==> run a: inputs <==
==> flow/design.v <==
`timescale 1ns / 1ps
module skin_detection(
    input clk,
    input n_rst,
    input [23:0] i_vid_data,
    input i_vid_hsync,
    input i_vid_vsync,
    input i_vid_VDE,
    input [3:0] sw,
    output reg [23:0] o_vid_data,
    output reg o_vid_hsync,
    output reg o_vid_vsync,
    output reg o_vid_VDE
);
    localparam [7:0] skin_y = 8'd80;
    localparam [7:0] skin_cb_min = 8'd70;  
    localparam [7:0] skin_cb_max = 8'd135;  
    localparam [7:0] skin_cr_min = 8'd120;  
    localparam [7:0] skin_cr_max = 8'd180;   
    reg signed [8:0] y, ytemp;
    reg signed [8:0] cb;
    reg signed [8:0] cr;
    reg signed [8:0] rtemp,gtemp,btemp, rtemp2, gtemp2, btemp2;
    localparam [7:0] r  = 8'd255;
    localparam [7:0] g = 8'd0;
    localparam [7:0] b = 8'd255;
    wire [7:0] red, green, blue;
    assign {red, blue, green} = i_vid_data;
    wire hsync = i_vid_hsync;
    wire vsync = i_vid_vsync;
    wire VDE = i_vid_VDE;
    always @(posedge clk) begin
        if(sw == 4'd1) begin
        ytemp <= 16+ (256*red+green*645+blue*98)/1000;
        cb <= (577*(btemp-ytemp))/1000+128;
        cr <= (713*(rtemp-ytemp))/1000+128;
        y <= ytemp;
        rtemp <= red;
        gtemp <= green;
        btemp <= blue;
        rtemp2 <= rtemp;
        gtemp2 <= gtemp;
        btemp2 <= btemp;
        if(y > skin_y && skin_cb_min < cb && skin_cb_max > cb && skin_cr_min < cr && skin_cr_max > cr) begin
            o_vid_data[23:16] <= rtemp2;
            o_vid_data[15:8] <= btemp2;
            o_vid_data[7:0] <= gtemp2;
        end else begin
            o_vid_data[23:16] <= r;
            o_vid_data[15:8] <= b;
            o_vid_data[7:0] <= g;
        end
        o_vid_hsync <=  hsync;
        o_vid_vsync <=  vsync;
        o_vid_VDE <=  VDE;
    end
    end
endmodule
`timescale 1ns / 1ps
module inversion(
    input clk,
    input n_rst,
    input [23:0] i_vid_data,
    input i_vid_hsync,
    input i_vid_vsync,
    input i_vid_VDE,
    input [3:0] sw,
    output reg [23:0] o_vid_data,
    output reg o_vid_hsync,
    output reg o_vid_vsync,
    output reg o_vid_VDE
);
    wire [7:0] red, green, blue;
    assign {red, green, blue} = i_vid_data;
 always @(posedge clk) begin
        if(sw == 4'd2) begin
            o_vid_data[23:16] <= 255-red;
            o_vid_data[15:8] <= 255-green;
            o_vid_data[7:0] <= 255-blue;
        end
        o_vid_hsync <= i_vid_hsync;
        o_vid_vsync <=  i_vid_vsync;
        o_vid_VDE <=  i_vid_VDE;
        end
endmodule
`timescale 1ns / 1ps
module position(
input clk,
    input n_rst,
    input [23:0] i_vid_data,
    input i_vid_hsync,
    input i_vid_vsync,
    input i_vid_VDE,
    input [3:0] sw,
    output reg [23:0] o_vid_data,
    output reg o_vid_hsync,
    output reg o_vid_vsync,
    output reg o_vid_VDE
);
    wire [7:0] red, green, blue;
    reg [16:0] vcount, hcount;
    reg [16:0] vcount_q, hcount_q;
    assign {red, blue, green} = i_vid_data;
    always @* begin
        hcount = hcount_q;
        vcount = vcount_q;
        if(!n_rst) begin
            hcount = 0;
            vcount = 0;
        end else
            if(i_vid_VDE) begin
        if(hcount_q>=16'd1919) begin
            hcount = 0;
            if(vcount_q>=16'd1079)
                vcount =0;
         else vcount = vcount_q +1;
    end else hcount = hcount_q +1;
    end
    end
    always @(posedge clk) begin
        hcount_q <= hcount;
        vcount_q <= vcount;
    end
    wire [7:0] grey = (3*red)/100 + (59*green)/100 + (11*blue)/100;
     always @(posedge clk) begin
           if(sw == 4'd3) begin
             if (hcount > 200 && hcount < 800) begin
                o_vid_data[23:16] <= grey;
                 o_vid_data[15:8] <= grey; 
                 o_vid_data[7:0] <= grey;         
           end
           else
             o_vid_data <= i_vid_data;
           end
           o_vid_hsync <= i_vid_hsync;
           o_vid_vsync <=  i_vid_vsync;
           o_vid_VDE <=  i_vid_VDE;
           end
endmodule
`timescale 1ns / 1ps
module colour_change #
(
    parameter DATA_WIDTH = 24  
)
(
    input  wire                   clk,
    input  wire                   n_rst,
    input  wire [DATA_WIDTH-1:0] i_vid_data,
    input  wire                  i_vid_hsync,
    input  wire                  i_vid_vsync,
    input  wire                  i_vid_VDE,
    output reg [DATA_WIDTH-1:0] o_vid_data,
    output reg                  o_vid_hsync,
    output reg                  o_vid_vsync,
    output reg                  o_vid_VDE,
    input wire [3:0] btn,
    input wire [3:0] sw,
    output wire [3:0] led 
);
 assign led = 4'd0;
 wire [23:0] out1, out2,out3;
   wire hsync, vsync, vde, hsync2, vsync2, vde2, hsync3, vsync3, vde3;
   always@* begin
       case(sw)
           4'd1:begin o_vid_data=out1;
           o_vid_hsync = hsync;
           o_vid_vsync = vsync;
           o_vid_VDE = vde;
           end
           4'd2: begin 
            o_vid_data=out2;
            o_vid_hsync = hsync2;
            o_vid_vsync = vsync2;
            o_vid_VDE = vde2;
           end
           4'd3: begin 
           o_vid_data=out3;
           o_vid_hsync = hsync3;
           o_vid_vsync = vsync3;
           o_vid_VDE = vde3;
          end
          default: begin
           o_vid_data=i_vid_data;
           o_vid_hsync = i_vid_hsync;
           o_vid_vsync = i_vid_vsync;
           o_vid_VDE = i_vid_VDE;
           end
       endcase
   end
   skin_detection skin(.clk(clk), .n_rst(n_rst), .i_vid_data(i_vid_data), .i_vid_hsync(i_vid_hsync), .i_vid_vsync(i_vid_vsync), .i_vid_VDE(i_vid_VDE), .o_vid_data(out1), .o_vid_hsync(hsync), .o_vid_vsync(vsync), .o_vid_VDE(vde), .sw(sw));
   inversion inverse(.clk(clk), .n_rst(n_rst), .i_vid_data(i_vid_data), .i_vid_hsync(i_vid_hsync), .i_vid_vsync(i_vid_vsync), .i_vid_VDE(i_vid_VDE), .o_vid_data(out2), .o_vid_hsync(hsync2), .o_vid_vsync(vsync2), .o_vid_VDE(vde2), .sw(sw));
   position pos(.clk(clk), .n_rst(n_rst), .i_vid_data(i_vid_data), .i_vid_hsync(i_vid_hsync), .i_vid_vsync(i_vid_vsync), .i_vid_VDE(i_vid_VDE), .o_vid_data(out3), .o_vid_hsync(hsync3), .o_vid_vsync(vsync3), .o_vid_VDE(vde3), .sw(sw));
endmodule
==> flow/run.sh <==
#!/bin/bash
# the make line also repeats each setting of config.mk as NAME=value (left out here)
make -C /OpenROAD-flow-scripts/flow DESIGN_CONFIG=/design/flow/config.mk WORK_HOME=/design/flow/orfs CLKGATE_MAP_FILE= finish
==> flow/config.mk <==
export PLATFORM = sky130hd
export DESIGN_NAME = colour_change
export DESIGN_NICKNAME = colour_change
export VERILOG_FILES = /design/flow/design.v
export SDC_FILE = /design/flow/constraint.sdc
export NUM_CORES = 4
export LEC_CHECK = 0
export ABC_AREA = 0
export CAP_MARGIN = 20
export CORE_MARGIN = 2
export CORE_UTILIZATION = 58
export CTS_CLUSTER_DIAMETER = 281
export CTS_CLUSTER_SIZE = 99
export PLACE_DENSITY = 0.82
export SLEW_MARGIN = 20
export TNS_END_PERCENT = 15
==> flow/constraint.sdc <==
create_clock -name core_clock -period 20.0 [get_ports {clk}]
set_input_delay 4.0000 -clock core_clock [delete_from_list [all_inputs] [get_ports {clk}]]
set_output_delay 4.0000 -clock core_clock [all_outputs]
set_load 0.01 [all_outputs]
==> run b: changes against run a <==
Settings changed: ABC_AREA 0 to not set, CORE_UTILIZATION 58 to 37, CTS_CLUSTER_DIAMETER 281 to 384, PLACE_DENSITY 0.82 to not set, TNS_END_PERCENT 15 to not set.
==> run c: changes against run a <==
Settings changed: ABC_AREA 0 to 1, CORE_UTILIZATION 58 to 72, CTS_CLUSTER_DIAMETER 281 to 184, CTS_CLUSTER_SIZE 99 to 98, PLACE_DENSITY 0.82 to 0.38, TNS_END_PERCENT 15 to not set.
==> flow/constraint.sdc (replaced) <==
create_clock -name core_clock -period 12.7 [get_ports {clk}]
set_input_delay 2.5400 -clock core_clock [delete_from_list [all_inputs] [get_ports {clk}]]
set_output_delay 2.5400 -clock core_clock [all_outputs]
set_load 0.01 [all_outputs]
==> run d: changes against run a <==
Settings changed: ABC_AREA 0 to not set, CORE_UTILIZATION 58 to 65, CTS_CLUSTER_DIAMETER 281 to not set, CTS_CLUSTER_SIZE 99 to not set, PLACE_DENSITY 0.82 to not set, TNS_END_PERCENT 15 to not set.
==> flow/constraint.sdc (replaced) <==
create_clock -name core_clock -period 14.9 [get_ports {clk}]
set_input_delay 2.9800 -clock core_clock [delete_from_list [all_inputs] [get_ports {clk}]]
set_output_delay 2.9800 -clock core_clock [all_outputs]
set_load 0.01 [all_outputs]
==> qor summary <==
| metric | run b | run d | run a | run c |
|---|---|---|---|---|
| Placed wire-length estimate after detailed placement | 54810 um | 55070 um | 51680 um | 46310 um |
| GRT met2 Usage | 30.39% | 58.41% | 50.33% | 61.08% |
| Final Routed Wirelength | 68710 um | 72520 um | 66720 um | 72970 um |
| Chip area | 72740 um2 | 41800 um2 | 46750 um2 | 35030 um2 |
| Critical R2R Capture | skin.cr[8]$_DFFE_PN_ | skin.cr[8]$_DFFE_PN_ | skin.cb[8]$_DFFE_PN_ | skin.cr[8]$_DFFE_PN_ |
| Maximum number of pins on one net before global-route repair | 56 | 85 | 85 | 87 |
| Post-CTS Setup Bufs | 0 | 15 | 0 | 16 |
| Finished Cell Area | 28290 um2 | 30610 um2 | 27780 um2 | 29710 um2 |
| Routed wl met2 | 31230 um | 36140 um | 33130 um | 35950 um |
| Syn Std Cell Area | 26120 um2 | 26120 um2 | 26120 um2 | 24150 um2 |
| Die height | 269.7 um | 204.5 um | 216.2 um | 187.2 um |
| FILL cells | 7198 | 2870 | 3647 | 1601 |
| Post-synthesis xor/xnor area fraction | 8.464% | 8.464% | 8.464% | 6.906% |
| Share of final layout cell area taken by non-clock buffers | 2.733% | 8.323% | 2.487% | 8.102% |
| CP Launch Type | flip-flop | flip-flop | input pin | input pin |
| Top routing layer in use | met5 | met4 | met5 | met4 |
| Outcome | finished clean | finished clean | finished clean | complete, but fails checks |
| Reasons for failing layout checks | - | - | - | setup timing |
| GP Congestion | 0.8637 | 0.9469 | 0.9244 | 0.9135 |
| Num tapcells | 940 | 525 | 592 | 448 |
| Clock tree cell share of total cell area | 2.198% | 2.015% | 2.261% | 2.165% |
| Worst rel slew slack | 27.59% | 28.06% | 27.73% | 24.39% |
| Chip area estimate from yosys synthesis | 26120 um2 | 26120 um2 | 26120 um2 | 24150 um2 |
